## design/flow/config.mk

```make
export PLATFORM = sky130hd
export DESIGN_NAME = bnn_layer0
export DESIGN_NICKNAME = bnn_layer0
export VERILOG_FILES = /design/flow/design.v
export SDC_FILE = /design/flow/constraint.sdc
export NUM_CORES = 4
export LEC_CHECK = 0
export CAP_MARGIN = 35
export CELL_PAD_IN_SITES_DETAIL_PLACEMENT = 1
export CORE_MARGIN = 2
export CORE_UTILIZATION = 40
export GPL_ROUTABILITY_DRIVEN = 0
export PLACE_DENSITY = 0.6
export SLEW_MARGIN = 20
```

## design/flow/constraint.sdc

```tcl
create_clock -name core_clock -period 6.0 [get_ports {clk}]
set_input_delay 1.2000 -clock core_clock [delete_from_list [all_inputs] [get_ports {clk}]]
set_output_delay 1.2000 -clock core_clock [all_outputs]
set_load 0.01 [all_outputs]
```

## design/flow/design.v

```verilog
`timescale 1ns / 1ps
module bnn_core #(
    parameter  STRIDE = 1,
    parameter  IN_CHANNEL = 3,
    parameter  OUT_CHANNEL = 3,
    parameter  WEGT_WIDTH = 3,
    parameter  IN_DATA_WIDTH = 28,
    parameter  IN_DATA_1CH = IN_DATA_WIDTH ** 2,
    parameter  IN_DATA_SIZE = IN_DATA_1CH * IN_CHANNEL,
    parameter  WEGT_1CH = WEGT_WIDTH ** 2,
    parameter  WEGT_SIZE = WEGT_1CH * IN_CHANNEL,
    parameter  WEGTS_SIZE = OUT_CHANNEL * WEGT_SIZE,
    parameter  OUT_DATA_WIDTH = (IN_DATA_WIDTH - WEGT_WIDTH) / STRIDE +1,
    parameter  OUT_DATA_1CH = OUT_DATA_WIDTH ** 2,
    parameter  OUT_DATA_SIZE = OUT_CHANNEL * OUT_DATA_1CH,
    parameter  NUM_BUF = WEGT_WIDTH * IN_CHANNEL,
    parameter CORE_DELAY = 5
)(
	input	wire	                    clk,
	input	wire	                    reset_n,
    input   wire [WEGT_SIZE -1: 0]      i_weight,       
    input   wire [IN_DATA_WIDTH -1:0]   i_data,         
    input   wire                        i_valid,
    input   wire [CORE_DELAY - 1 : 0]   i_calc_valid,
	output  reg                         o_valid,
	output  reg  [OUT_DATA_WIDTH -1: 0] o_result        
    );
reg [1 : 0] core_channel_cnt;
always @(posedge clk or negedge reset_n) begin
    if(!reset_n) begin
        core_channel_cnt <= 0;
    end
    else if(i_valid) begin
        if(core_channel_cnt == 2) begin
            core_channel_cnt <= 0;
        end
        else begin
            core_channel_cnt <= core_channel_cnt + 1;
        end
    end
    else begin
        core_channel_cnt <= 0;
    end
end
integer i, j;
reg [IN_DATA_WIDTH - 1 : 0] r_input_mem_data [NUM_BUF - 1 : 0];
always @(posedge clk or negedge reset_n) begin
	if(!reset_n) begin
		for(i = 0; i < NUM_BUF; i = i + 1) begin
			r_input_mem_data[i] <= {IN_DATA_WIDTH{1'b0}};
		end
	end
	else if(i_valid && core_channel_cnt == 0) begin		 
		for(i = 0; i < IN_CHANNEL; i = i + 1) begin
			r_input_mem_data[i * WEGT_WIDTH] 	    <= r_input_mem_data[i * WEGT_WIDTH + 1];
			r_input_mem_data[i * WEGT_WIDTH + 1] 	<= r_input_mem_data[i * WEGT_WIDTH + 2];
		end
		r_input_mem_data[2] <= i_data;
		r_input_mem_data[5] <= 0;
		r_input_mem_data[8] <= 0;
	end
	else if(i_valid) begin
		r_input_mem_data[core_channel_cnt * WEGT_WIDTH + 2] <= i_data;
	end
end
reg [WEGT_SIZE - 1 : 0] r_weight;
always @(posedge clk or negedge reset_n) begin
    if(!reset_n) begin
        r_weight <= {WEGT_SIZE{1'b0}};
    end
    else if(i_valid) begin
        r_weight <= i_weight;
    end
end
wire [WEGT_SIZE - 1 : 0] sliced_input [OUT_DATA_WIDTH - 1 : 0];
genvar a,b,c;
generate
	for(a = 0; a < OUT_DATA_WIDTH; a = a + 1) begin
		for(b = 0; b < IN_CHANNEL; b = b + 1) begin
			for(c = 0; c < WEGT_WIDTH; c = c + 1) begin
				assign sliced_input[a][(WEGT_SIZE - 1) - b * WEGT_1CH - c * WEGT_WIDTH -: WEGT_WIDTH] 
				= r_input_mem_data[b * WEGT_WIDTH + c][(IN_DATA_WIDTH - 1) - a -: WEGT_WIDTH];
			end
		end
	end
endgenerate
reg [WEGT_SIZE - 1 : 0 ] r_sliced_input [OUT_DATA_WIDTH - 1 : 0];
always @(posedge clk or negedge reset_n) begin
	if(!reset_n) begin
		for(i = 0; i < OUT_DATA_WIDTH; i = i + 1) begin
			r_sliced_input[i] <= {WEGT_SIZE{1'b0}};
		end
	end
	else if(i_calc_valid[1]) begin
		for(i = 0; i < OUT_DATA_WIDTH; i = i + 1) begin
			r_sliced_input[i] <= sliced_input[i];
		end
	end
end
wire [WEGT_SIZE - 1 : 0] xnor_result [OUT_DATA_WIDTH - 1 : 0];
genvar d;
generate
	for(d = 0; d < OUT_DATA_WIDTH; d = d + 1) begin
		assign xnor_result[d] = ~ (r_sliced_input[d] ^ r_weight);
	end
endgenerate
reg [WEGT_SIZE - 1 : 0] r_xnor_result [OUT_DATA_WIDTH - 1 : 0];
always @(posedge clk or negedge reset_n) begin
	if(!reset_n) begin
		for(i = 0; i < OUT_DATA_WIDTH; i = i + 1) begin
			r_xnor_result[i] <= {WEGT_SIZE{1'b0}};
		end
	end
	else if(i_calc_valid[2]) begin
		for(i = 0; i < OUT_DATA_WIDTH; i = i + 1) begin
			r_xnor_result[i] <= xnor_result[i];
		end
	end
end
reg [4 : 0] popcnt_result [OUT_DATA_WIDTH - 1 : 0];
always @(*) begin
	for(i = 0; i < OUT_DATA_WIDTH; i = i + 1) begin
		popcnt_result[i] = 0;
		for(j = 0; j < WEGT_SIZE; j = j + 1) begin
			popcnt_result[i] = popcnt_result[i] + r_xnor_result[i][j];
		end
	end
end
reg [4 : 0] r_popcnt_result [OUT_DATA_WIDTH - 1 : 0];
always @(posedge clk or negedge reset_n) begin
	if(!reset_n) begin
		for(i = 0; i < OUT_DATA_WIDTH; i = i + 1) begin
			r_popcnt_result[i] <= {WEGT_SIZE{1'b0}};
		end
	end
	else if(i_calc_valid[3]) begin
		for(i = 0; i < OUT_DATA_WIDTH; i = i + 1) begin
			r_popcnt_result[i] <= popcnt_result[i];
		end
	end
end
wire [OUT_DATA_WIDTH - 1 : 0] result;
genvar e;
generate
	for(e = 0; e < OUT_DATA_WIDTH; e = e + 1) begin
		assign result[(OUT_DATA_WIDTH - 1) - e] = (r_popcnt_result[e] << 1) > WEGT_SIZE ? 1 : 0;
	end
endgenerate
always @(posedge clk or negedge reset_n) begin
	if(!reset_n) begin
		o_result <= {WEGT_SIZE{1'b0}};
	end
	else if(i_calc_valid[4]) begin
		o_result <= result;
	end
end
always @(posedge clk or negedge reset_n) begin
    if(!reset_n) begin
        o_valid <= 0;
    end
    else begin
        o_valid <= i_calc_valid[4];
    end
end
endmodule
`timescale 1ns / 1ps
module bnn_layer
#(
	parameter CNT_BIT = 31,
	parameter IN_MEM_DWIDTH = 28,
	parameter IN_MEM_AWIDTH = 7,
	parameter IN_MEM_DEPTH  = 84,
	parameter WEGT_MEM_DWIDTH = 27,
	parameter WEGT_MEM_AWIDTH = 2,
	parameter WEGT_MEM_DEPTH  = 3,
	parameter OUT_MEM_DWIDTH = 26,
	parameter OUT_MEM_AWIDTH = 5,
	parameter OUT_MEM_DEPTH  = 78,
    parameter  STRIDE = 1,
    parameter  IN_CHANNEL = 3,
    parameter  OUT_CHANNEL = 3,
    parameter  WEGT_WIDTH = 3,
    parameter  IN_DATA_WIDTH = 28,
    parameter  IN_DATA_1CH = IN_DATA_WIDTH ** 2,
    parameter  IN_DATA_SIZE = IN_DATA_1CH * IN_CHANNEL,  
    parameter  WEGT_1CH = WEGT_WIDTH ** 2,
    parameter  WEGT_SIZE = WEGT_1CH * IN_CHANNEL,
    parameter  WEGTS_SIZE = OUT_CHANNEL * WEGT_SIZE,
    parameter  OUT_DATA_WIDTH = (IN_DATA_WIDTH - WEGT_WIDTH) / STRIDE +1,
    parameter  OUT_DATA_1CH = OUT_DATA_WIDTH ** 2,
    parameter  OUT_DATA_SIZE = OUT_CHANNEL * OUT_DATA_1CH,
    parameter  NUM_BUF = WEGT_WIDTH * IN_CHANNEL,
    parameter  STATE_WIDTH = 3,
    parameter  CORE_DELAY = 5
)
(
    input 				        clk,
    input 				        reset_n,
	input 				        i_run,
	input  [CNT_BIT-1:0]	    i_num_cnt,
	output   			        o_idle,
	output   			        o_read,
	output                      o_write,
	output  			        o_done,
	output[IN_MEM_AWIDTH-1:0] 	addr_input,
	output 				        ce_input,
	output 				        we_input,
	input [IN_MEM_DWIDTH-1:0]   q_input,
	output[IN_MEM_DWIDTH-1:0] 	d_input,
	output[WEGT_MEM_AWIDTH-1:0] addr_weight,
	output 				        ce_weight,
	output 				        we_weight,
	input [WEGT_MEM_DWIDTH-1:0] q_weight,
	output[WEGT_MEM_DWIDTH-1:0] d_weight,
    output[OUT_MEM_AWIDTH-1:0] 	addr_output,
	output 				        ce_output,
	output 				        we_output,
	input [OUT_MEM_DWIDTH-1:0]  q_output,
	output[OUT_MEM_DWIDTH-1:0] 	d_output
    );
localparam S_IDLE	= 2'b00;
localparam S_RUN	= 2'b01;
localparam S_DONE  	= 2'b10;
reg [1:0] c_state_read;  
reg [1:0] n_state_read;  
reg [1:0] c_state_write;  
reg [1:0] n_state_write;  
wire      is_write_start;
wire      calc_valid;
wire      out_channel_end;
wire      wegt_read;
wire      result_valid;
wire	  is_write_done;
wire	  is_read_done;
always @(posedge clk or negedge reset_n) begin
    if(!reset_n) begin
		c_state_read <= S_IDLE;
    end else begin
		c_state_read <= n_state_read;
    end
end
always @(posedge clk or negedge reset_n) begin
    if(!reset_n) begin
		c_state_write <= S_IDLE;
    end else begin
		c_state_write <= n_state_write;
    end
end
always @(*) 
begin
	n_state_read = c_state_read;  
	case(c_state_read)
	S_IDLE	: if(i_run)
				n_state_read = S_RUN;
	S_RUN   : if(is_read_done)
				n_state_read = S_DONE;
	S_DONE	: n_state_read 	 = S_IDLE;
	endcase
end 
always @(*) 
begin
	n_state_write = c_state_write;  
	case(c_state_write)
	S_IDLE	: if(is_write_start)
				n_state_write = S_RUN;
	S_RUN   : if(is_write_done)
				n_state_write = S_DONE;
	S_DONE	: n_state_write   = S_IDLE;
	endcase
end 
assign o_idle 		= (c_state_read == S_IDLE) && (c_state_write == S_IDLE);
assign o_read 		= (c_state_read == S_RUN);
assign o_write 		= (c_state_write == S_RUN);
assign o_done 		= (c_state_write == S_DONE);  
reg [CNT_BIT-1:0] num_cnt;
reg [3:0] o_write_cnt;
always @(posedge clk or negedge reset_n) begin
    if(!reset_n) begin
        num_cnt <= 0;  
    end else if (i_run) begin
        num_cnt <= i_num_cnt;
	end else if (o_done) begin
		num_cnt <= 0;
	end
end
reg [1:0] in_channel_cnt;
always @(posedge clk or negedge reset_n) begin	 
	if(!reset_n) begin
		in_channel_cnt <= 1;
	end
	else if(in_channel_cnt >= 2) begin
		in_channel_cnt <= 0;
	end
	else if(o_read) begin
		in_channel_cnt <= in_channel_cnt + 1;
	end
end
reg [2 : 0] out_channel_cnt;
always @(posedge clk or negedge reset_n) begin
	if(!reset_n) begin
		out_channel_cnt <= 0;
	end
	else if(out_channel_end) begin
		out_channel_cnt <= out_channel_cnt + 1;
	end
	else if(out_channel_cnt == OUT_CHANNEL) begin
		out_channel_cnt <= 0;
	end
end
reg [IN_DATA_WIDTH - 1 : 0] row_cnt;
always @(posedge clk or negedge reset_n) begin	
	if(!reset_n) begin
		row_cnt <= 0;
	end
	else if(row_cnt >= IN_DATA_WIDTH) begin
		row_cnt <= 0;
	end
	else if(o_read && in_channel_cnt == 2) begin
		row_cnt <= row_cnt + 1;
	end
end
reg [CORE_DELAY - 1 : 0] r_calc_valid;
always @(posedge clk or negedge reset_n) begin
	if(!reset_n) begin
		r_calc_valid <= {CORE_DELAY{1'b0}};
	end
	else begin
		r_calc_valid <= {r_calc_valid[CORE_DELAY - 2 : 0],{calc_valid}};
	end
end
reg [CNT_BIT-1:0] addr_cnt_read_input;
reg [CNT_BIT-1:0] addr_cnt_read_weight; 
reg [CNT_BIT-1:0] addr_cnt_write;
assign is_read_done  = o_read  && (out_channel_cnt == OUT_CHANNEL - 1) && out_channel_end ;
assign is_write_done = o_write && (addr_cnt_write == OUT_MEM_DEPTH - 1) && (|r_calc_valid == 0);
assign calc_valid	= o_read && (in_channel_cnt == 0) && (row_cnt > 2);
assign out_channel_end = (addr_cnt_read_input == IN_MEM_DEPTH - 1); 
assign wegt_read    = o_read && (out_channel_cnt > 0) && (in_channel_cnt == 0) &&(row_cnt == 2);
always @(posedge clk or negedge reset_n) begin
    if(!reset_n) begin
        addr_cnt_read_input <= 0;  
    end else if (is_read_done | out_channel_end) begin
        addr_cnt_read_input <= 0; 
    end else if (o_read) begin
        addr_cnt_read_input <= IN_DATA_WIDTH * in_channel_cnt + row_cnt;
	end
end
always @(posedge clk or negedge reset_n) begin
    if(!reset_n) begin
        addr_cnt_read_weight <= 0;  
    end else if (is_read_done) begin
        addr_cnt_read_weight <= 0; 
    end else if (wegt_read) begin
        addr_cnt_read_weight <= addr_cnt_read_weight + 1;
	end
end
always @(posedge clk or negedge reset_n) begin
    if(!reset_n) begin
        addr_cnt_write <= 0;  
    end else if (is_write_done) begin
        addr_cnt_write <= 0; 
    end else if (o_write && result_valid ) begin
        addr_cnt_write <= addr_cnt_write + 1;
	end
end
reg  r_valid;
always @(posedge clk or negedge reset_n) begin
    if(!reset_n) begin
        r_valid <= {IN_MEM_DWIDTH{1'b0}};  
    end else begin
	    r_valid <= o_read;  
    end
end
assign addr_input 	= addr_cnt_read_input;
assign ce_input 	= o_read;
assign we_input 	= 1'b0;  
assign d_input		= {IN_MEM_DWIDTH{1'b0}};  
wire [IN_MEM_DWIDTH - 1 : 0]    input_mem_data;
assign input_mem_data = q_input;
assign addr_weight 	= addr_cnt_read_weight;
assign ce_weight 	= o_read;    
assign we_weight 	= 1'b0;  
assign d_weight		= {IN_MEM_DWIDTH{1'b0}};  
wire [WEGT_MEM_DWIDTH - 1:0] 	weight_mem_data;
assign weight_mem_data = q_weight; 
wire [OUT_MEM_DWIDTH-1:0] w_result;
bnn_core #(
.WEGT_WIDTH     (WEGT_WIDTH),
.IN_DATA_WIDTH  (IN_DATA_WIDTH),
.STRIDE         (STRIDE),
.IN_CHANNEL     (IN_CHANNEL),
.OUT_CHANNEL    (OUT_CHANNEL)
) u_bnn_core (
.clk            (clk),
.reset_n        (reset_n),
.i_weight       (weight_mem_data),
.i_data         (input_mem_data),
.i_valid	    (r_valid),
.i_calc_valid   (r_calc_valid),
.o_valid        (result_valid),
.o_result       (w_result)
);
assign is_write_start = r_calc_valid[4];
assign addr_output 	= addr_cnt_write;
assign ce_output 	= o_write && result_valid;
assign we_output 	= o_write;
assign d_output		= w_result;
endmodule
module bnn_layer0 (
    input  wire        clk,
    input  wire        reset_n,
    input  wire        i_run,
    output wire        o_idle,
    output wire        o_done,
    output wire [6:0]  addr_input,
    output wire        ce_input,
    input  wire [27:0] q_input,
    output wire [1:0]  addr_weight,
    output wire        ce_weight,
    input  wire [26:0] q_weight,
    output wire [6:0]  addr_output,
    output wire        we_output,
    output wire [25:0] d_output
);
wire        w_read, w_write;
wire        w_we_input, w_we_weight, w_ce_output, w_we_output;
wire [27:0] w_d_input;
wire [26:0] w_d_weight;
bnn_layer #(
    .CNT_BIT         (31),
    .IN_MEM_DWIDTH   (28),
    .IN_MEM_AWIDTH   (7),
    .IN_MEM_DEPTH    (84),
    .WEGT_MEM_DWIDTH (27),
    .WEGT_MEM_AWIDTH (2),
    .WEGT_MEM_DEPTH  (3),
    .OUT_MEM_DWIDTH  (26),
    .OUT_MEM_AWIDTH  (7),
    .OUT_MEM_DEPTH   (78),
    .WEGT_WIDTH      (3),
    .IN_DATA_WIDTH   (28),
    .STRIDE          (1),
    .IN_CHANNEL      (3),
    .OUT_CHANNEL     (3)
) u_bnn_layer (
    .clk         (clk),
    .reset_n     (reset_n),
    .i_run       (i_run),
    .i_num_cnt   (31'd84),
    .o_idle      (o_idle),
    .o_read      (w_read),
    .o_write     (w_write),
    .o_done      (o_done),
    .addr_input  (addr_input),
    .ce_input    (ce_input),
    .we_input    (w_we_input),
    .q_input     (q_input),
    .d_input     (w_d_input),
    .addr_weight (addr_weight),
    .ce_weight   (ce_weight),
    .we_weight   (w_we_weight),
    .q_weight    (q_weight),
    .d_weight    (w_d_weight),
    .addr_output (addr_output),
    .ce_output   (w_ce_output),
    .we_output   (w_we_output),
    .q_output    (26'd0),
    .d_output    (d_output)
);
assign we_output = w_ce_output & w_we_output;
endmodule
```

## design/flow/run.sh

```bash
#!/bin/bash
# the make line also repeats each setting of config.mk as NAME=value (left out here)
make -C /OpenROAD-flow-scripts/flow DESIGN_CONFIG=/design/flow/config.mk WORK_HOME=/design/flow/orfs CLKGATE_MAP_FILE= finish
```

==> flow_metrics.tcl, run 1 <==
# metrics dict for downstream scripts
set metrics [dict create \
    final_nets 7457 \
    ys_sh_adder_pct 16.01 \
    slew_violations 0 \
    edf_count 0 \
    synth_area_sq_um 78430 \
    p_per_area_nw_per_um2 235.7 \
    cts_hold_buf 0 \
    die_h_microns 446.8 \
    drc 0 \
    area_delta_synth_final_pct 12.66 \
    muxShareOfSynthArea_pct 12.47 \
    critical_path_arrival_ns 6.21 \
    clock_power_share_pct 50.8 \
    tool_warnings 64 \
    max_stage_delay_ns 0.57 \
    top_area_share_pct 46.90 \
    peakVddDrop_mv 0.2993 \
    critPathKind "flop to flop" \
    power_frac_seq_pct 47.8 \
    cp_common_cell "fa_1" \
    ys.flops 1473 \
    reg2reg_slack_ns 0.49 \
    p_leak_nw 41.17 \
    fin_skew_ns 0.03520 \
    finalWirelength_microns 217000 \
    holdWs_ns 0.2606 \
    coreArea_sq_um 194800 \
    dieWidth_microns 446.8 \
    ys_area_sq_um 78430 \
    status "finished clean" \
    synth.most_common_cell "dfrtp_1" \
    worstPathCellList "fa_1, inv_1, fa_1, inv_1, fa_1, inv_1, fa_1, fa_1, fa_1, inv_1, ha_1, a21oi_1, fa_1, inv_1, a21o_1, a21oi_1, xnor2_1, mux2_2" \
    slew_headroom_pct 28.41 \
    clk-power_mw 10.6 \
    antennaDiodeCount 0 \
    clkSlewWorstSetupHoldPaths_ns 0.06 \
    ys_top_logic_family "adder cells" \
    critical_path_buf_inv_count 5 \
    r2r-end "u_bnn_layer.u_bnn_core.r_popcnt_result[7][4]" \
    ys_warn_count 7 \
    p_total_mw 20.82 \
    intPower_mw 16.23 \
    clock_sinks 1473 \
    finalHoldViolations 0 \
    p_comb_mw 0.289 \
    tns_ns 0 \
    root_buffer "clkbuf_16" \
    r2r_cells 18 \
    startpoint_type "flop" \
    fillers 20320 \
    switching_share_pct 22.08 \
    simple_gate_share_pct 3.980 \
    max_freq_mhz 181.4 \
    cts_resized 0 \
    cp-end-kind "flop" \
    cts_tree "built" \
    netlist_instances 6621 \
    grt_usage_pct 22.28 \
    top_cells_by_count "1470 x dfrtp_1, 942 x inv_1, 854 x mux2_2, 808 x xnor2_1, 539 x nand2_1" \
    critical-path-top-delay-family "adder cells" \
    p_seq_mw 9.96 \
    ys_seq_share_pct 47.00 \
    cts_setup_buffers 0 \
    area_leaders "dfrtp_1 47%, mux2_2 12%, fa_1 12%, xnor2_1 9.0%, inv_1 4.5%" \
    die-area_sq_um 199600 \
    seqCellArea_sq_um 36920 \
    crit_slowest_cell "fa_1" \
    mi_logic_area_sq_um 36770 \
    setup_viol 0 \
    firstDrtPassIters 5 \
    combPwrFrac_pct 1.4 \
    largestPowerGroup "clock" \
    htree_levels 4 \
    r2r-start "u_bnn_layer.u_bnn_core.r_xnor_result[7][17]" \
    period_used_pct 91.85 \
    clockBufferDepth 3 \
    switchingPower_mw 4.597 \
    detail_route.wl_per_cell_microns 23.00 \
    grt_pass1_wl_microns 334800 \
    num_rows 162 \
    numCtsBuffers 169 \
    ant_nets 0 \
    ys_sh_xor_pct 9.291 \
    synth.distinct_cells 61 \
    initCoreUtil_pct 40.26 \
    cap_violations 0 \
    startpoint "u_bnn_layer.u_bnn_core.r_xnor_result[7][17]" \
    dp_hpwl_microns 141400 \
    tightestPinTransition_ns 1.074 \
    worst-path-stages 18 \
    viasPerCell 5.076 \
    grt_max_degree 216 \
    drtIter0Drc 3100 \
    vias 47880 \
    top_area_cell "dfrtp_1" \
    path_max_fanout 2 \
    antenna_found_initial 9 \
    worstPathRequired_ns 6.69 \
    synthAoiAreaFrac_pct 5.005 \
    synthArstFlopShare_pct 100.0 \
    io_buffers 104 \
    final_util_pct 45.36 \
    worstSkewPairLatency_ns 0.83 \
    io_pins 105 \
    syn_area_per_cell_sq_um 11.85 \
    period_needed_ns 5.511 \
    flop_cell "dfrtp_1" \
    grt_pass1_vias 53890 \
    crit_end "u_bnn_layer.u_bnn_core.r_popcnt_result[7][4]" \
    hp-class "primary input to asynchronous set/reset pin" \
    ys_cells 6621 \
    overflow 0 \
    rsz0062_at_grt "false" \
]
[layer usage]
metal | part of all wire, % | vias up | global-route usage (%)
met5 | 0.028 | - | 0
met4 | 3.8 | 10 | 8.351
met3 | 4.3 | 388 | 3.492
met2 | 48 | 862 | 36.45
met1 | 44 | 25510 | 29.84
li1 | - | 21120 | -
[layout make-up]
class	instances	area share, %
clock buffers	249	5.674
well taps	2624	3.716
multi-input cells	3906	41.62
repair buffers	185	2.450
clock inverters	54	0.7562
inverters	942	4.002
flip-flops and latches	1473	41.79
[metrics by stage]
| stage | setup slack (ns) | instance area (sq um) | cells |
|---|---|---|---|
| 2_1_floorplan | 0.8696 | 78510 | 6643 |
| 3_3_place_gp | 0.5366 | 82300 | 9114 |
| 3_5_place_dp | 0.5457 | 82660 | 9129 |
| 4_1_cts | 0.4645 | 88340 | 9432 |
| 5_1_grt | 0.2241 | 88360 | 9433 |
| 6_report | 0.4888 | 88360 | 9433 |
==> run 2, diff against run 1 <==
Settings changed: CAP_MARGIN 35 to 20, CELL_PAD_IN_SITES_DETAIL_PLACEMENT 1 to not set, CORE_UTILIZATION 40 to 64, GPL_ROUTABILITY_DRIVEN 0 to not set, PLACE_DENSITY 0.6 to not set, SETUP_SLACK_MARGIN set to 1.18.
Clock period 6.0 ns to 4.46 ns, I/O delays scaled along.
==> flow_metrics.tcl, run 2 <==
# metrics dict for downstream scripts
set metrics [dict create \
    num_rows 128 \
    critical_path_arrival_ns 5.83 \
    switchingPower_mw 5.860 \
    drc 0 \
    worstSkewPairLatency_ns 0.80 \
    p_per_area_nw_per_um2 309.2 \
    top_cells_by_count "1470 x dfrtp_1, 942 x inv_1, 854 x mux2_2, 808 x xnor2_1, 539 x nand2_1" \
    so_faults "setup timing" \
    tool_warnings 75 \
    cp_common_cell "fa_1" \
    ys_area_sq_um 78430 \
    die-area_sq_um 125400 \
    startpoint "u_bnn_layer.u_bnn_core.r_xnor_result[18][17]" \
    startpoint_type "flop" \
    coreArea_sq_um 121700 \
    ys_warn_count 7 \
    largestPowerGroup "clock" \
    synth_area_sq_um 78430 \
    cts_tree "built" \
    io_pins 105 \
    fillers 8555 \
    r2r-start "u_bnn_layer.u_bnn_core.r_xnor_result[18][17]" \
    io_buffers 104 \
    die_h_microns 354.1 \
    tightestPinTransition_ns 1.193 \
    antenna_found_initial 3 \
    period_used_pct 115.4 \
    grt_max_degree 176 \
    dp.cells 8247 \
    detail_route.wl_per_cell_microns 22.60 \
    htree_levels 4 \
    rsz0062_at_grt "true" \
    clockBufferDepth 3 \
    clock_power_share_pct 49.9 \
    area_delta_synth_final_pct 13.46 \
    vias 47380 \
    tns_ns -36.41 \
    instances_no_fill 8572 \
    crit_slowest_cell "fa_1" \
    ys_cells 6621 \
    ys_seq_share_pct 47.00 \
    muxShareOfSynthArea_pct 12.47 \
    reg2reg_slack_ns -0.69 \
    top_area_share_pct 46.90 \
    clock_sinks 1473 \
    worst-path-stages 17 \
    firstDrtPassIters 5 \
    area_leaders "dfrtp_1 47%, mux2_2 12%, fa_1 12%, xnor2_1 9.0%, inv_1 4.5%" \
    root_buffer "clkbuf_16" \
    initCoreUtil_pct 64.43 \
    cp-end-kind "flop" \
    ys.flops 1473 \
    p_leak_nw 41.78 \
    edf_count 0 \
    worstPathRequired_ns 5.14 \
    p_seq_mw 13.4 \
    setup_viol 104 \
    grt_pass1_vias 49970 \
    finalHoldViolations 0 \
    worstPathCellList "fa_1, inv_1, fa_1, inv_2, fa_1, inv_1, fa_1, fa_1, fa_1, inv_1, ha_1, a21o_1, fa_2, a21o_1, a21oi_2, xnor2_1, mux2_2" \
    crit_end "u_bnn_layer.u_bnn_core.r_popcnt_result[18][4]" \
    final_nets 7592 \
    globalplace.congestion 0.8431 \
    critPathKind "flop to flop" \
    power_frac_seq_pct 48.7 \
    top_area_cell "dfrtp_1" \
    fin_ws_ns -0.6870 \
    synthAoiAreaFrac_pct 5.005 \
    clk-power_mw 13.7 \
    synthArstFlopShare_pct 100.0 \
    slew_violations 0 \
    status "complete, but fails checks" \
    drtIter0Drc 3397 \
    slew_headroom_pct 20.48 \
    p_comb_mw 0.399 \
    finalWirelength_microns 193700 \
    simple_gate_share_pct 3.980 \
    ant_nets 0 \
    flop_cell "dfrtp_1" \
    dieWidth_microns 354.1 \
    syn_area_per_cell_sq_um 11.85 \
    peakVddDrop_mv 0.4270 \
    grt_pass1_wl_microns 301500 \
    critical-path-top-delay-family "adder cells" \
    numCtsBuffers 159 \
    p_total_mw 27.51 \
    overflow 0 \
    max_freq_mhz 194.3 \
    max_stage_delay_ns 0.54 \
    viasPerCell 5.528 \
    intPower_mw 21.65 \
    r2r-end "u_bnn_layer.u_bnn_core.r_popcnt_result[18][4]" \
    path_max_fanout 2 \
    ys_top_logic_family "adder cells" \
    r2r_cells 17 \
    cap_violations 0 \
    netlist_instances 6621 \
    ys_sh_xor_pct 9.291 \
    combPwrFrac_pct 1.5 \
    critical_path_buf_inv_count 4 \
    clkSlewWorstSetupHoldPaths_ns 0.06 \
    hp-class "primary input to asynchronous set/reset pin" \
    fin_skew_ns 0.02008 \
    switching_share_pct 21.30 \
    synth.distinct_cells 61 \
    ys_sh_adder_pct 16.01 \
    dp_hpwl_microns 125900 \
    grt_usage_pct 31.91 \
    synth.most_common_cell "dfrtp_1" \
    period_needed_ns 5.147 \
]
==> run 2: layout make-up <==
| type | count | area [sq um] | share of cell area, % |
|---|---|---|---|
| multi-input cells | 3906 | 37810 | 42.49 |
| flip-flops and latches | 1473 | 36920 | 41.49 |
| well taps | 1625 | 2033 | 2.285 |
| clock buffers | 240 | 4918 | 5.527 |
| diodes | 1 | 2.502 | 0.002812 |
| repair buffers | 330 | 3206 | 3.602 |
| inverters | 942 | 3536 | 3.974 |
| clock inverters | 55 | 560.5 | 0.6299 |
==> run 2: repair_timing <==
item                       CTS  global route
gates resized              113           111
hold buffers                 0             0
pin swaps                   32            45
setup endpoints to repair  104           104
setup buffers               16            13
==> run 2: metrics by stage <==
stage                     setup slack [ns]  instance area [sq um]  hold slack, ns  utilization [%]
final                              -0.6870                  88980         0.08180            73.11
after global routing               -0.8397                  88980          0.1251            73.11
after CTS                          -0.6933                  88380         0.09518            72.61
after detailed placement           -0.6587                  82300          0.4179            67.62
after global placement             -0.5901                  82280          0.4114            67.60
after floorplan                    -0.4704                  78710          0.3519                -
==> run 2: metal layers <==
metal	GRT usage, %	vias to the layer above	wire length (microns)
li1	-	21420	-
met4	9.373	0	5623
met5	0	-	0
met1	45.99	24720	86510
met2	51.61	952	92960
met3	3.840	300	8631
==> run 3, diff against run 2 <==
Settings changed: ABC_AREA set to 1, CAP_MARGIN 20 to 35, CORE_UTILIZATION 64 to 72, CTS_CLUSTER_DIAMETER set to 88, CTS_CLUSTER_SIZE set to 21, PLACE_DENSITY set to 0.42.
==> flow_metrics.tcl, run 3 <==
# metrics dict for downstream scripts
set metrics [dict create \
    htree_levels 3 \
    rsz0062_at_grt "true" \
    worst-path-stages 18 \
    power_frac_seq_pct 29.2 \
    io_buffers 104 \
    clockBufferDepth 3 \
    drtIter0Drc 8823 \
    r2r_cells 18 \
    grt_use_met2_pct 66.31 \
    top_usage_layer "met2" \
    critical_path_buf_inv_count 4 \
    cp_common_cell "fa_1" \
    r2r-start "u_bnn_layer.u_bnn_core.r_xnor_result[15][17]" \
    critPathKind "flop to flop" \
    dp_hpwl_microns 164800 \
    numCtsBuffers 80 \
    num_rows 122 \
    grt_max_degree 230 \
    globalplace.congestion 0.9585 \
    clock_sinks 1473 \
    synth.most_common_cell "nand2_1" \
    fin_skew_ns 0.02441 \
    drc 0 \
    reg2reg_slack_ns -0.61 \
    synth.distinct_cells 38 \
    pre_cts_slack_ns -0.6164 \
    use_met1_pct 62.17 \
    grt_pass1_wl_microns 381800 \
    dpl_cell_area_sq_um 82740 \
    coreArea_sq_um 110200 \
    die-area_sq_um 113500 \
    use_met3_pct 13.81 \
    top_cells_by_count "2213 x nand2_1, 1470 x dfrtp_1, 1429 x inv_1, 868 x nor2_1, 656 x a31oi_1" \
    p_seq_mw 16.1 \
    synthAoiAreaFrac_pct 10.42 \
    ys_top_logic_family "simple AND/OR/NAND/NOR gates" \
    top_area_share_pct 46.12 \
    simple_gate_share_pct 16.48 \
    worstPathCellList "fa_1, inv_1, fa_1, inv_1, fa_1, inv_1, fa_1, fa_1, fa_1, inv_1, ha_1, a21o_1, fa_2, a21oi_1, nor2_1, nor2_1, xor2_1, o21ai_1" \
    ys_area_sq_um 79770 \
    mi_logic_area_sq_um 35900 \
    clk-power_mw 7.99 \
    tns_ns -31.71 \
    top_area_cell "dfrtp_1" \
    fillers 7691 \
    firstDrtPassIters 10 \
    setup_viol 96 \
    antenna_found_initial 12 \
    slew_headroom_pct 29.42 \
    p_leak_nw 42.86 \
    io_pins 105 \
    root_buffer "clkbuf_16" \
    period_needed_ns 5.070 \
    detail_route.wl_per_cell_microns 24.10 \
    area_delta_synth_final_pct 7.670 \
    intPower_mw 32.49 \
    clock_power_share_pct 14.4 \
    seqCellArea_sq_um 36890 \
    critical_path_arrival_ns 5.64 \
    dieWidth_microns 336.8 \
    p_per_area_nw_per_um2 644.9 \
    ys.flops 1473 \
    cp-end-kind "flop" \
    final_nets 9871 \
    ys_warn_count 7 \
    r2r-end "u_bnn_layer.u_bnn_core.r_popcnt_result[15][4]" \
    peakVddDrop_mv 1.112 \
    startpoint_type "flop" \
    ys_seq_share_pct 46.22 \
    clkSlewWorstSetupHoldPaths_ns 0.09 \
    die_h_microns 336.8 \
    worstSkewPairLatency_ns 0.73 \
    instances_no_fill 10620 \
    grt_usage_pct 45.87 \
    so_faults "setup timing" \
    tightestPinTransition_ns 1.059 \
    viasPerCell 6.152 \
    status "complete, but fails checks" \
    ys_sh_xor_pct 1.658 \
    largestPowerGroup "combinational cells" \
    finalHoldViolations 0 \
    fin_ws_ns -0.6099 \
    ant_nets 0 \
    ys_sh_adder_pct 15.74 \
    crit_end "u_bnn_layer.u_bnn_core.r_popcnt_result[15][4]" \
    edf_count 0 \
    syn_area_per_cell_sq_um 8.752 \
    muxShareOfSynthArea_pct 0 \
    worstPathRequired_ns 5.03 \
    netlist_instances 9114 \
    switchingPower_mw 22.89 \
    crit_slowest_cell "fa_1" \
    cap_violations 0 \
    switching_share_pct 41.33 \
    max_freq_mhz 197.2 \
    startpoint "u_bnn_layer.u_bnn_core.r_xnor_result[15][17]" \
    area_leaders "dfrtp_1 46%, fa_1 12%, nand2_1 10%, inv_1 6.7%, a31oi_1 5.1%" \
    grt_pass1_vias 62890 \
    dp.cells 10460 \
    synth_area_sq_um 79770 \
    critical-path-top-delay-family "adder cells" \
    max_stage_delay_ns 0.55 \
    flop_cell "dfrtp_1" \
    combPwrFrac_pct 56.4 \
    ys_cells 9114 \
    p_comb_mw 31.2 \
    overflow 0 \
    tool_warnings 90 \
    design_area_sq_um 85880 \
    synthArstFlopShare_pct 100.0 \
    cts_hold_buf 0 \
    period_used_pct 113.7 \
    slew_violations 0 \
    finalWirelength_microns 255900 \
    initCoreUtil_pct 72.38 \
    vias 65310 \
    path_max_fanout 2 \
    hp-class "primary input to asynchronous set/reset pin" \
    cts_tree "built" \
]
==> run 3: metal layers <==
layer	routed length [microns]	share of wire (%)
met2	109900	43
met1	92920	36
met4	18170	7.1
met3	34780	14
met5	137	0.054
==> run 3: final cells by class <==
type | count | area share [%]
Sequential cell | 1473 | 42.96
Multi-Input combinational cell | 5755 | 41.80
Inverter | 1445 | 6.333
Timing Repair Buffer | 336 | 4.111
Clock buffer | 109 | 2.567
Tap cell | 1488 | 2.168
Clock inverter | 5 | 0.04953
Antenna cell | 6 | 0.01748
==> run 3: stage by stage <==
step                hold WS, ns  utilization [%]  power, mW
CTS                      0.2069            77.45      52.66
floorplan                0.3487                -      35.79
finish                   0.1825            77.93      55.39
global placement         0.4256            74.88      41.57
global route             0.2237            77.92      59.80
detailed placement       0.4264            75.08      43.09
==> run 3: timing repair <==
action                                  4_1_cts  5_1_grt
gates resized                                68       90
endpoints found under the hold margin         0        0
endpoints found under the setup margin      104      104
cloned                                        0        0
setup buffers                                17       22
pin swaps                                    69       77
==> run 4, diff against run 3 <==
Settings changed: ABC_AREA 1 to not set, CAP_MARGIN 35 to 20, CORE_UTILIZATION 72 to 66, CTS_CLUSTER_DIAMETER 88 to not set, CTS_CLUSTER_SIZE 21 to 20, PLACE_DENSITY 0.42 to 0.6, SETUP_SLACK_MARGIN 1.18 to not set.
Clock period 4.46 ns to 4.66 ns, I/O delays scaled along.
==> flow_metrics.tcl, run 4 <==
# metrics dict for downstream scripts
set metrics [dict create \
    status "complete, but fails checks" \
    so_faults "setup timing" \
    critical-path-top-delay-family "adder cells" \
    edf_count 0 \
    worstPathCellList "fa_1, inv_1, fa_1, inv_1, fa_1, inv_2, fa_1, fa_1, fa_1, inv_2, ha_4, a21oi_4, fa_2, inv_1, a21o_1, a21oi_2, xnor2_1, mux2_4" \
    ys_sh_adder_pct 16.01 \
    top_cells_by_count "1470 x dfrtp_1, 942 x inv_1, 854 x mux2_2, 808 x xnor2_1, 539 x nand2_1" \
    design_area_sq_um 88500 \
    clkSlewWorstSetupHoldPaths_ns 0.06 \
    dieWidth_microns 348.7 \
    critical_path_buf_inv_count 5 \
    grt_max_degree 182 \
    area_delta_synth_final_pct 12.84 \
    setup_viol 86 \
    worstPathRequired_ns 5.31 \
    switching_share_pct 21.20 \
    ys.flops 1473 \
    synth.most_common_cell "dfrtp_1" \
    startpoint_type "flop" \
    r2r_cells 18 \
    worst-path-stages 18 \
    vias 47610 \
    critical_path_arrival_ns 5.77 \
    htree_levels 4 \
    path_max_fanout 2 \
    p_leak_nw 41.63 \
    reg2reg_slack_ns -0.46 \
    die_h_microns 348.7 \
    intPower_mw 20.52 \
    ys_warn_count 7 \
    tool_warnings 64 \
    flop_cell "dfrtp_1" \
    ys_top_logic_family "adder cells" \
    root_buffer "clkbuf_16" \
    firstDrtPassIters 5 \
    num_rows 126 \
    detail_route.wl_per_cell_microns 22.65 \
    period_needed_ns 5.118 \
    switchingPower_mw 5.522 \
    pre_cts_slack_ns -0.4267 \
    r2r-start "u_bnn_layer.u_bnn_core.r_xnor_result[22][17]" \
    dpl_cell_area_sq_um 82110 \
    synthArstFlopShare_pct 100.0 \
    dp_hpwl_microns 123500 \
    slew_violations 0 \
    cap_violations 0 \
    netlist_instances 6621 \
    synth.distinct_cells 61 \
    max_stage_delay_ns 0.55 \
    clock_power_share_pct 49.3 \
    cp-end-kind "flop" \
    initCoreUtil_pct 66.51 \
    numCtsBuffers 158 \
    coreArea_sq_um 117900 \
    drc 0 \
    finalWirelength_microns 191700 \
    startpoint "u_bnn_layer.u_bnn_core.r_xnor_result[22][17]" \
    drtIter0Drc 3745 \
    muxShareOfSynthArea_pct 12.47 \
    ys_sh_xor_pct 9.291 \
    finalHoldViolations 0 \
    tightestPinTransition_ns 1.170 \
    grt_usage_pct 32.74 \
    slew_headroom_pct 21.99 \
    ys_area_sq_um 78430 \
    globalplace.congestion 0.8565 \
    fin_ws_ns -0.4580 \
    crit_slowest_cell "fa_1" \
    p_per_area_nw_per_um2 294.3 \
    clock_sinks 1473 \
    final_util_pct 75.05 \
    synthAoiAreaFrac_pct 5.005 \
    ys_seq_share_pct 47.00 \
    top_area_share_pct 46.90 \
    cts_tree "built" \
    max_freq_mhz 195.4 \
    clockBufferDepth 3 \
    simple_gate_share_pct 3.980 \
    antenna_found_initial 4 \
    rsz0062_at_grt "true" \
    clk-power_mw 12.8 \
    antennaDiodeCount 0 \
    ys_cells 6621 \
    hp-class "primary input to asynchronous set/reset pin" \
    area_leaders "dfrtp_1 47%, mux2_2 12%, fa_1 12%, xnor2_1 9.0%, inv_1 4.5%" \
    fin_skew_ns 0.02133 \
    io_pins 105 \
    critPathKind "flop to flop" \
    p_seq_mw 12.8 \
    ant_nets 0 \
    worstSkewPairLatency_ns 0.78 \
    synth_area_sq_um 78430 \
    io_buffers 104 \
    r2r-end "u_bnn_layer.u_bnn_core.r_popcnt_result[22][4]" \
    p_comb_mw 0.381 \
    final_nets 7584 \
    viasPerCell 5.623 \
    die-area_sq_um 121600 \
    overflow 0 \
    top_area_cell "dfrtp_1" \
    power_frac_seq_pct 49.2 \
    peakVddDrop_mv 0.3976 \
    cts_hold_buf 0 \
    period_used_pct 109.8 \
    combPwrFrac_pct 1.5 \
    crit_end "u_bnn_layer.u_bnn_core.r_popcnt_result[22][4]" \
    largestPowerGroup "sequential cells" \
    cp_common_cell "fa_1" \
    grt_pass1_wl_microns 299100 \
    grt_pass1_vias 49350 \
    fillers 8009 \
    syn_area_per_cell_sq_um 11.85 \
]
==> run 4: what timing repair did <==
action,4_1_cts,5_1_grt
resized,97,95
buffers inserted,24,18
setup endpoints to repair,98,104
pin swaps,72,68
==> run 4: per-layer routing <==
metal	up-vias	track usage (%)	routed length, microns
met5	-	0	13
met3	296	4.471	10960
met4	2	9.333	5061
li1	21400	-	-
met1	24690	48.95	86500
met2	1216	50.79	89210
==> run 4: area by class of cell <==
cell class | instances | area, sq um | area share, %
well taps | 1536 | 1922 | 2.172
clock inverters | 52 | 615.6 | 0.6956
inverters | 942 | 3536 | 3.995
repair buffers | 323 | 3127 | 3.533
clock buffers | 234 | 4697 | 5.307
multi-input cells | 3906 | 37670 | 42.56
flip-flops and latches | 1473 | 36940 | 41.73
==> run 4: stage by stage <==
step | instances | total power, mW | TNS (ns) | hold slack [ns]
6_report | 8466 | 26.04 | -16.38 | 0.1446
5_1_grt | 8466 | 26.82 | -29.96 | 0.1930
4_1_cts | 8457 | 26.25 | -16.21 | 0.1603
3_5_place_dp | 8150 | 13.45 | -15.23 | 0.4111
3_3_place_gp | 8150 | 13.44 | -11.69 | 0.4106
2_1_floorplan | 6643 | 13.07 | -4.998 | 0.3519
==> run 5, diff against run 4 <==
Settings changed: ABC_AREA set to 1, CAP_MARGIN 20 to 25, CELL_PAD_IN_SITES_DETAIL_PLACEMENT set to 1, CORE_UTILIZATION 66 to 40, CTS_CLUSTER_SIZE 20 to not set, GPL_ROUTABILITY_DRIVEN set to 0, MAX_ROUTING_LAYER set to met4, MIN_ROUTING_LAYER set to met2, PLACE_DENSITY 0.6 to not set, PLACE_DENSITY_LB_ADDON set to 0.12.
Clock period 4.66 ns to 4.75 ns, I/O delays scaled along.
==> flow_metrics.tcl, run 5 <==
# metrics dict for downstream scripts
set metrics [dict create \
    cap_violations 0 \
    critical-path-top-delay-family "adder cells" \
    design_area_sq_um 90680 \
    critical_path_arrival_ns 5.91 \
    cts_hold_buf 0 \
    cp_common_cell "fa_1" \
    final_util_pct 45.84 \
    numCtsBuffers 174 \
    r2r_cells 18 \
    clock_power_share_pct 23.8 \
    p_per_area_nw_per_um2 665.1 \
    p_leak_nw 44.35 \
    startpoint "u_bnn_layer.u_bnn_core.r_xnor_result[17][17]" \
    worstPathCellList "fa_1, inv_1, fa_1, inv_2, fa_1, inv_2, fa_1, fa_1, fa_1, inv_1, ha_1, a21o_1, fa_2, a21oi_2, nor2_1, nor2_1, xor2_1, o21ai_1" \
    p_seq_mw 15.3 \
    r2r-start "u_bnn_layer.u_bnn_core.r_xnor_result[17][17]" \
    synthArstFlopShare_pct 100.0 \
    root_buffer "clkbuf_16" \
    ys_warn_count 7 \
    fin_skew_ns 0.04367 \
    grt_usage_pct 48.14 \
    clkSlewWorstSetupHoldPaths_ns 0.06 \
    num_rows 163 \
    holdWs_ns 0.1018 \
    hp-class "primary input to asynchronous set/reset pin" \
    grt_pass1_vias 101900 \
    setup_viol 74 \
    tightestPinTransition_ns 1.204 \
    die_h_microns 450.6 \
    grt_pass1_wl_microns 462000 \
    max_freq_mhz 193.3 \
    crit_end "u_bnn_layer.u_bnn_core.r_popcnt_result[17][4]" \
    period_needed_ns 5.172 \
    muxShareOfSynthArea_pct 0 \
    cts_tree "built" \
    tool_warnings 94 \
    detail_route.wl_per_cell_microns 26.23 \
    viasPerCell 7.537 \
    clockBufferDepth 3 \
    clk-power_mw 14.3 \
    flop_cell "dfrtp_1" \
    period_used_pct 108.9 \
    synth.distinct_cells 38 \
    ys_top_logic_family "simple AND/OR/NAND/NOR gates" \
    p_comb_mw 30.7 \
    area_leaders "dfrtp_1 46%, fa_1 12%, nand2_1 10%, inv_1 6.7%, a31oi_1 5.1%" \
    worst-path-stages 18 \
    ant_nets 0 \
    top_area_share_pct 46.12 \
    crit_slowest_cell "fa_1" \
    synth_area_sq_um 79770 \
    slew_headroom_pct 19.76 \
    finalWirelength_microns 315100 \
    peakVddDrop_mv 0.5898 \
    dpl_cell_area_sq_um 83740 \
    syn_area_per_cell_sq_um 8.752 \
    io_buffers 104 \
    area_delta_synth_final_pct 13.68 \
    htree_levels 4 \
    switching_share_pct 40.83 \
    intPower_mw 35.69 \
    ys_area_sq_um 79770 \
    initCoreUtil_pct 40.32 \
    fin_ws_ns -0.4220 \
    slew_violations 0 \
    rsz0062_at_grt "true" \
    so_faults "setup timing" \
    drtIter0Drc 17860 \
    dp.cells 11580 \
    ys_sh_xor_pct 1.658 \
    power_frac_seq_pct 25.3 \
    io_pins 105 \
    netlist_instances 9114 \
    simple_gate_share_pct 16.48 \
    grt_max_degree 204 \
    die-area_sq_um 203000 \
    vias 90530 \
    antenna_found_initial 1 \
    clock_sinks 1473 \
    finalHoldViolations 0 \
    r2r-end "u_bnn_layer.u_bnn_core.r_popcnt_result[17][4]" \
    edf_count 0 \
    reg2reg_slack_ns -0.42 \
    instances_no_fill 12010 \
    critical_path_buf_inv_count 4 \
    largestPowerGroup "combinational cells" \
    top_cells_by_count "2213 x nand2_1, 1470 x dfrtp_1, 1429 x inv_1, 868 x nor2_1, 656 x a31oi_1" \
    ys_sh_adder_pct 15.74 \
    max_stage_delay_ns 0.56 \
    ys_seq_share_pct 46.22 \
    overflow 0 \
    critPathKind "flop to flop" \
    combPwrFrac_pct 50.9 \
    coreArea_sq_um 197800 \
    ys.flops 1473 \
    synthAoiAreaFrac_pct 10.42 \
    top_area_cell "dfrtp_1" \
    worstSkewPairLatency_ns 0.89 \
    drc 0 \
    dp_hpwl_microns 197200 \
    startpoint_type "flop" \
    final_nets 9929 \
    switchingPower_mw 24.62 \
    firstDrtPassIters 10 \
    dieWidth_microns 450.6 \
    path_max_fanout 2 \
    cp-end-kind "flop" \
    ys_cells 9114 \
    status "complete, but fails checks" \
    worstPathRequired_ns 5.48 \
    synth.most_common_cell "nand2_1" \
]
run 5: metrics by stage:
| stage | total power, mW | worst slack [ns] | TNS [ns] |
|---|---|---|---|
| global placement | 39.40 | -0.3815 | -6.017 |
| detailed placement | 41.11 | -0.3826 | -11.00 |
| floorplan | 32.99 | -0.04149 | -0.2762 |
| finish | 60.31 | -0.4220 | -12.33 |
| CTS | 57.37 | -0.4053 | -10.34 |
| global route | 64.67 | -0.5875 | -23.53 |
run 5: area by class of cell:
type | count | area (sq um)
Fill cell | 22980 | 107200
Sequential cell | 1473 | 36930
Multi-Input combinational cell | 5755 | 35930
Inverter | 1445 | 5446
Clock buffer | 273 | 5298
Tap cell | 2640 | 3303
Timing Repair Buffer | 300 | 2984
Clock inverter | 45 | 586.8
Antenna cell | 80 | 200.2
run 5: what timing repair did:
item                                    in CTS  in global routing
setup buffers                               24                 16
gates cloned                                 0                  0
gates resized                              146                118
endpoints found under the setup margin      71                 91
pin swaps                                   58                 75
run 5: per-layer routing:
metal / up-vias / global-route usage [%] / part of all wire, %
met2: 27320 / 54.89 / 47
met1: 31360 / - / 0
met5: - / - / 0
met4: 0 / 15.17 / 13
met3: 3404 / 59.20 / 40
li1: 28450 / - / -
==> run 6, diff against run 5 <==
Settings changed: ABC_AREA 1 to not set, CAP_MARGIN 25 to 20, CELL_PAD_IN_SITES_DETAIL_PLACEMENT 1 to not set, CORE_UTILIZATION 40 to 72, CTS_CLUSTER_DIAMETER set to 97, CTS_CLUSTER_SIZE set to 13, GPL_ROUTABILITY_DRIVEN 0 to not set, MAX_ROUTING_LAYER met4 to not set, MIN_ROUTING_LAYER met2 to not set, PLACE_DENSITY_LB_ADDON 0.12 to 0.18, SETUP_SLACK_MARGIN set to 1.36.
Clock period 4.75 ns to 4.66 ns, I/O delays scaled along.
==> flow_metrics.tcl, run 6 <==
# metrics dict for downstream scripts
set metrics [dict create \
    period_needed_ns 5.171 \
    synthAoiAreaFrac_pct 5.005 \
    instances_no_fill 8211 \
    synthArstFlopShare_pct 100.0 \
    max_freq_mhz 193.4 \
    finalWirelength_microns 194800 \
    period_used_pct 111.0 \
    clockBufferDepth 3 \
    clock_power_share_pct 43.2 \
    muxShareOfSynthArea_pct 12.47 \
    setup_viol 93 \
    startpoint "u_bnn_layer.u_bnn_core.r_xnor_result[25][17]" \
    cp_common_cell "fa_1" \
    ys_seq_share_pct 47.00 \
    power_frac_seq_pct 55.2 \
    fin_skew_ns 0.02663 \
    reg2reg_slack_ns -0.51 \
    tightestPinTransition_ns 1.133 \
    clk-power_mw 10.0 \
    synth.most_common_cell "dfrtp_1" \
    coreArea_sq_um 108400 \
    combPwrFrac_pct 1.6 \
    clkSlewWorstSetupHoldPaths_ns 0.07 \
    max_stage_delay_ns 0.55 \
    p_seq_mw 12.8 \
    ant_nets 0 \
    dp_hpwl_microns 120200 \
    startpoint_type "flop" \
    dp.cells 7986 \
    crit_end "u_bnn_layer.u_bnn_core.r_popcnt_result[25][4]" \
    drc 0 \
    hp-class "primary input to asynchronous set/reset pin" \
    cap_violations 0 \
    antennaDiodeCount 0 \
    dieWidth_microns 334.0 \
    overflow 0 \
    ys_area_sq_um 78430 \
    ys_sh_adder_pct 16.01 \
    ys_top_logic_family "adder cells" \
    area_leaders "dfrtp_1 47%, mux2_2 12%, fa_1 12%, xnor2_1 9.0%, inv_1 4.5%" \
    slew_violations 0 \
    tool_warnings 66 \
    r2r-start "u_bnn_layer.u_bnn_core.r_xnor_result[25][17]" \
    io_buffers 104 \
    top_usage_layer "met2" \
    worstSkewPairLatency_ns 0.76 \
    top_area_share_pct 46.90 \
    antenna_found_initial 2 \
    htree_levels 4 \
    p_comb_mw 0.367 \
    ys_cells 6621 \
    largestPowerGroup "sequential cells" \
    ys_sh_xor_pct 9.291 \
    initCoreUtil_pct 72.35 \
    path_max_fanout 2 \
    grt_max_degree 212 \
    grt_pass1_wl_microns 302500 \
    use_met3_pct 6.077 \
    num_rows 121 \
    cts_tree "built" \
    critical-path-top-delay-family "adder cells" \
    critPathKind "flop to flop" \
    ys_warn_count 7 \
    worstPathCellList "fa_1, inv_1, fa_1, inv_1, fa_1, inv_1, fa_1, fa_1, fa_1, inv_1, ha_1, a21o_1, fa_2, a21o_1, a21oi_2, xnor2_1, mux2_4" \
    simple_gate_share_pct 3.980 \
    firstDrtPassIters 6 \
    detail_route.wl_per_cell_microns 23.72 \
    die_h_microns 334.0 \
    so_faults "setup timing" \
    globalplace.congestion 0.8667 \
    p_per_area_nw_per_um2 267.7 \
    peakVddDrop_mv 0.2950 \
    worstPathRequired_ns 5.30 \
    die-area_sq_um 111600 \
    holdWs_ns 0.09609 \
    slew_headroom_pct 24.44 \
    rsz0062_at_grt "true" \
    synth_area_sq_um 78430 \
    finalHoldViolations 0 \
    area_delta_synth_final_pct 10.51 \
    root_buffer "clkbuf_16" \
    r2r-end "u_bnn_layer.u_bnn_core.r_popcnt_result[25][4]" \
    edf_count 0 \
    syn_area_per_cell_sq_um 11.85 \
    grt_pass1_vias 52030 \
    top_area_cell "dfrtp_1" \
    grt_usage_pct 35.94 \
    clock_sinks 1473 \
    top_cells_by_count "1470 x dfrtp_1, 942 x inv_1, 854 x mux2_2, 808 x xnor2_1, 539 x nand2_1" \
    io_pins 105 \
    switchingPower_mw 4.975 \
    tns_ns -22.45 \
    viasPerCell 5.965 \
    intPower_mw 18.22 \
    worst-path-stages 17 \
    cts_hold_buf 0 \
    critical_path_arrival_ns 5.81 \
    p_leak_nw 40.75 \
    synth.distinct_cells 61 \
    use_met1_pct 50.34 \
    vias 48980 \
    numCtsBuffers 131 \
    cp-end-kind "flop" \
    critical_path_buf_inv_count 4 \
    crit_slowest_cell "fa_1" \
    r2r_cells 17 \
    drtIter0Drc 4003 \
    netlist_instances 6621 \
    status "complete, but fails checks" \
    fin_ws_ns -0.5114 \
    final_nets 7545 \
    flop_cell "dfrtp_1" \
    switching_share_pct 21.45 \
    grt_use_met2_pct 56.46 \
    ys.flops 1473 \
]
==> run 6: area by class of cell <==
type                    instances  area (sq um)
clock inverters                 3         36.28
flip-flops and latches       1473         36960
fillers                      6181         21730
clock buffers                 162          3586
inverters                     942          3536
well taps                    1414          1769
multi-input cells            3906         37720
repair buffers                311          3064
==> run 6: what timing repair did <==
item,4_1_cts,5_1_grt
gates cloned,0,0
setup buffers,43,17
setup endpoints to repair,104,104
hold endpoints to repair,0,0
pin swaps,41,55
gates resized,138,82
==> run 6: stage by stage <==
step                      power (mW)  utilization, %  area (sq um)  worst slack (ns)
after floorplan                13.07               -         78710           -0.2704
after global placement         13.43           75.35         81670           -0.4003
after detailed placement       13.43           75.35         81670           -0.4704
after CTS                      23.29           79.54         86220           -0.4869
after global routing           23.80           79.96         86670           -0.6544
final                          23.20           79.96         86670           -0.5114
==> run 6: routing by layer <==
| layer | share of wire (%) | wire [microns] |
|---|---|---|
| met3 | 7.1 | 13920 |
| met1 | 41 | 79540 |
| met5 | 0 | 0 |
| met4 | 4.7 | 9241 |
| met2 | 47 | 92060 |
==> run 7, diff against run 6 <==
Settings changed: CELL_PAD_IN_SITES_GLOBAL_PLACEMENT set to 3, CORE_MARGIN 2 to 9, CORE_UTILIZATION 72 to 65, CTS_CLUSTER_DIAMETER 97 to 276, CTS_CLUSTER_SIZE 13 to not set, GPL_TIMING_DRIVEN set to 0, MAX_ROUTING_LAYER set to met4, PLACE_DENSITY_LB_ADDON 0.18 to 0.22, SETUP_SLACK_MARGIN 1.36 to 0.72, SLEW_MARGIN 20 to 40.
Clock period 4.66 ns to 3.61 ns, I/O delays scaled along.
==> flow_metrics.tcl, run 7 <==
# collected from the flow reports
set metrics [dict create \
    top_area_share_pct 46.90 \
    ys_top_logic_family "adder cells" \
    netlist_instances 6621 \
    synthArstFlopShare_pct 100.0 \
    die_h_microns 365.4 \
    ys_sh_adder_pct 16.01 \
    area_leaders "dfrtp_1 47%, mux2_2 12%, fa_1 12%, xnor2_1 9.0%, inv_1 4.5%" \
    synth.distinct_cells 61 \
    ys_seq_share_pct 47.00 \
    muxShareOfSynthArea_pct 12.47 \
    first-error "[ERROR FLW-0024] Place density exceeds 1.0 (current PLACE_DENSITY_LB_ADDON =  0.22). Please check if the value of  PLACE_DENSITY_LB_ADDON is between 0 and 0.99." \
    num_rows 127 \
    dieWidth_microns 365.4 \
    simple_gate_share_pct 3.980 \
    initCoreUtil_pct 65.46 \
    synth_area_sq_um 78430 \
    syn_area_per_cell_sq_um 11.85 \
    ys_cells 6621 \
    die-area_sq_um 133500 \
    top_cells_by_count "1470 x dfrtp_1, 942 x inv_1, 854 x mux2_2, 808 x xnor2_1, 539 x nand2_1" \
    flop_cell "dfrtp_1" \
    coreArea_sq_um 119800 \
    synthAoiAreaFrac_pct 5.005 \
    edf_count 0 \
    top_area_cell "dfrtp_1" \
    ys_warn_count 7 \
    ys_sh_xor_pct 9.291 \
    failing_step "global placement without I/O (3_1_place_gp_skip_io)" \
    ys.flops 1473 \
    ys_area_sq_um 78430 \
    synth.most_common_cell "dfrtp_1" \
    status "stopped before the end" \
]
==> run 8, diff against run 7 <==
Settings changed: CELL_PAD_IN_SITES_GLOBAL_PLACEMENT 3 to not set, CORE_MARGIN 9 to 2, CORE_UTILIZATION 65 to 51, CTS_CLUSTER_DIAMETER 276 to not set, GPL_TIMING_DRIVEN 0 to not set, MAX_ROUTING_LAYER met4 to not set, PLACE_DENSITY set to 0.6, PLACE_DENSITY_LB_ADDON 0.22 to not set, SETUP_SLACK_MARGIN 0.72 to not set, SLEW_MARGIN 40 to 20.
Clock period 3.61 ns to 5.44 ns, I/O delays scaled along.
==> flow_metrics.tcl, run 8 <==
# metrics dict for downstream scripts
set metrics [dict create \
    status "finished clean" \
    r2r-end "u_bnn_layer.u_bnn_core.r_popcnt_result[7][4]" \
    critPathKind "flop to flop" \
    dp.cells 8528 \
    p_seq_mw 11.0 \
    synthAoiAreaFrac_pct 5.005 \
    route.met2.wl_microns 87110 \
    cts_tree "built" \
    synthArstFlopShare_pct 100.0 \
    holdWs_ns 0.2447 \
    r2r-start "u_bnn_layer.u_bnn_core.r_xnor_result[7][17]" \
    synth.distinct_cells 61 \
    finalWirelength_microns 194500 \
    ys_cells 6621 \
    startpoint_type "flop" \
    slew_headroom_pct 24.52 \
    worstPathCellList "fa_1, inv_1, fa_1, inv_1, fa_1, inv_1, fa_1, fa_1, fa_1, inv_1, ha_1, a21oi_2, fa_2, inv_1, a21o_1, a21oi_2, xnor2_1, mux2_2" \
    ys_warn_count 7 \
    ant_nets 0 \
    pre_cts_slack_ns 0.06185 \
    area_delta_synth_final_pct 11.33 \
    intPower_mw 17.95 \
    tool_warnings 79 \
    instances_no_fill 8831 \
    p_comb_mw 0.314 \
    dp_hpwl_microns 125300 \
    critical_path_arrival_ns 5.92 \
    combPwrFrac_pct 1.4 \
    ys_sh_xor_pct 9.291 \
    ys_top_logic_family "adder cells" \
    setup_viol 0 \
    r2r_cells 18 \
    grt_pass1_vias 47840 \
    p_total_mw 22.85 \
    edf_count 0 \
    peakVddDrop_mv 0.3280 \
    cap_violations 0 \
    design_area_sq_um 87310 \
    num_rows 143 \
    cp-end-kind "flop" \
    tns_ns 0 \
    drtIter0Drc 3037 \
    die-area_sq_um 156900 \
    htree_levels 4 \
    worstPathRequired_ns 6.11 \
    fin_ws_ns 0.1823 \
    clk-power_mw 11.6 \
    viasPerCell 5.218 \
    io_buffers 104 \
    root_buffer "clkbuf_16" \
    top_area_share_pct 46.90 \
    period_needed_ns 5.258 \
    wl_met1_microns 93760 \
    period_used_pct 96.65 \
    hp-class "primary input to asynchronous set/reset pin" \
    crit_slowest_cell "fa_1" \
    syn_area_per_cell_sq_um 11.85 \
    final_nets 7446 \
    worst-path-stages 18 \
    detail_route.wl_per_cell_microns 22.03 \
    top_area_cell "dfrtp_1" \
    power_frac_seq_pct 48.0 \
    synth_area_sq_um 78430 \
    crit_end "u_bnn_layer.u_bnn_core.r_popcnt_result[7][4]" \
    critical-path-top-delay-family "adder cells" \
    vias 46080 \
    coreArea_sq_um 152300 \
    largestPowerGroup "clock" \
    ys_area_sq_um 78430 \
    drc 0 \
    numCtsBuffers 164 \
    p_per_area_nw_per_um2 261.7 \
    worstSkewPairLatency_ns 0.79 \
    grt_usage_pct 25.53 \
    max_stage_delay_ns 0.56 \
    switchingPower_mw 4.905 \
    muxShareOfSynthArea_pct 12.47 \
    dieWidth_microns 396.1 \
    simple_gate_share_pct 3.980 \
    cts_hold_buf 0 \
    reg2reg_slack_ns 0.18 \
    clockBufferDepth 3 \
    clock_sinks 1473 \
    initCoreUtil_pct 51.51 \
    area_leaders "dfrtp_1 47%, mux2_2 12%, fa_1 12%, xnor2_1 9.0%, inv_1 4.5%" \
    flop_cell "dfrtp_1" \
    ys_sh_adder_pct 16.01 \
    top_cells_by_count "1470 x dfrtp_1, 942 x inv_1, 854 x mux2_2, 808 x xnor2_1, 539 x nand2_1" \
    fillers 12790 \
    path_max_fanout 2 \
    final_util_pct 57.34 \
    netlist_instances 6621 \
    max_freq_mhz 190.2 \
    startpoint "u_bnn_layer.u_bnn_core.r_xnor_result[7][17]" \
    ys_seq_share_pct 47.00 \
    dpl_cell_area_sq_um 81640 \
    clkSlewWorstSetupHoldPaths_ns 0.06 \
    p_leak_nw 41.05 \
    grt_pass1_wl_microns 300300 \
    die_h_microns 396.1 \
    highest_layer "met5" \
    firstDrtPassIters 5 \
    io_pins 105 \
    overflow 0 \
    fin_skew_ns 0.02515 \
    antenna_found_initial 5 \
    switching_share_pct 21.46 \
    globalplace.congestion 0.8254 \
    tightestPinTransition_ns 1.128 \
    clock_power_share_pct 50.6 \
    grt_max_degree 192 \
    cp_common_cell "fa_1" \
    critical_path_buf_inv_count 5 \
    synth.most_common_cell "dfrtp_1" \
    finalHoldViolations 0 \
    wl_met3_microns 8449 \
    slew_violations 0 \
    ys.flops 1473 \
]
==> run 8: per-layer routing <==
layer / vias to the layer above / global-route usage, %
li1: 21140 / -
met1: 23820 / 38.49
met2: 854 / 38.57
met3: 265 / 3.744
met4: 4 / 7.143
met5: - / 0
==> run 8: cell type report <==
class / count / area [sq um] / area share [%]
Multi-Input combinational cell: 3906 / 36780 / 42.13
Inverter: 942 / 3536 / 4.050
Clock buffer: 238 / 4898 / 5.610
Clock inverter: 62 / 748.2 / 0.8570
Antenna cell: 1 / 2.502 / 0.002866
Sequential cell: 1473 / 36920 / 42.29
Tap cell: 2030 / 2540 / 2.909
Timing Repair Buffer: 179 / 1884 / 2.158
==> run 8: timing repair <==
action | in CTS | in global routing
setup buffers | 0 | 2
endpoints found under the hold margin | 0 | 0
resized | 0 | 3
setup endpoints to repair | 0 | 1
No activity file was given, so power comes from the tool's default toggle rates.
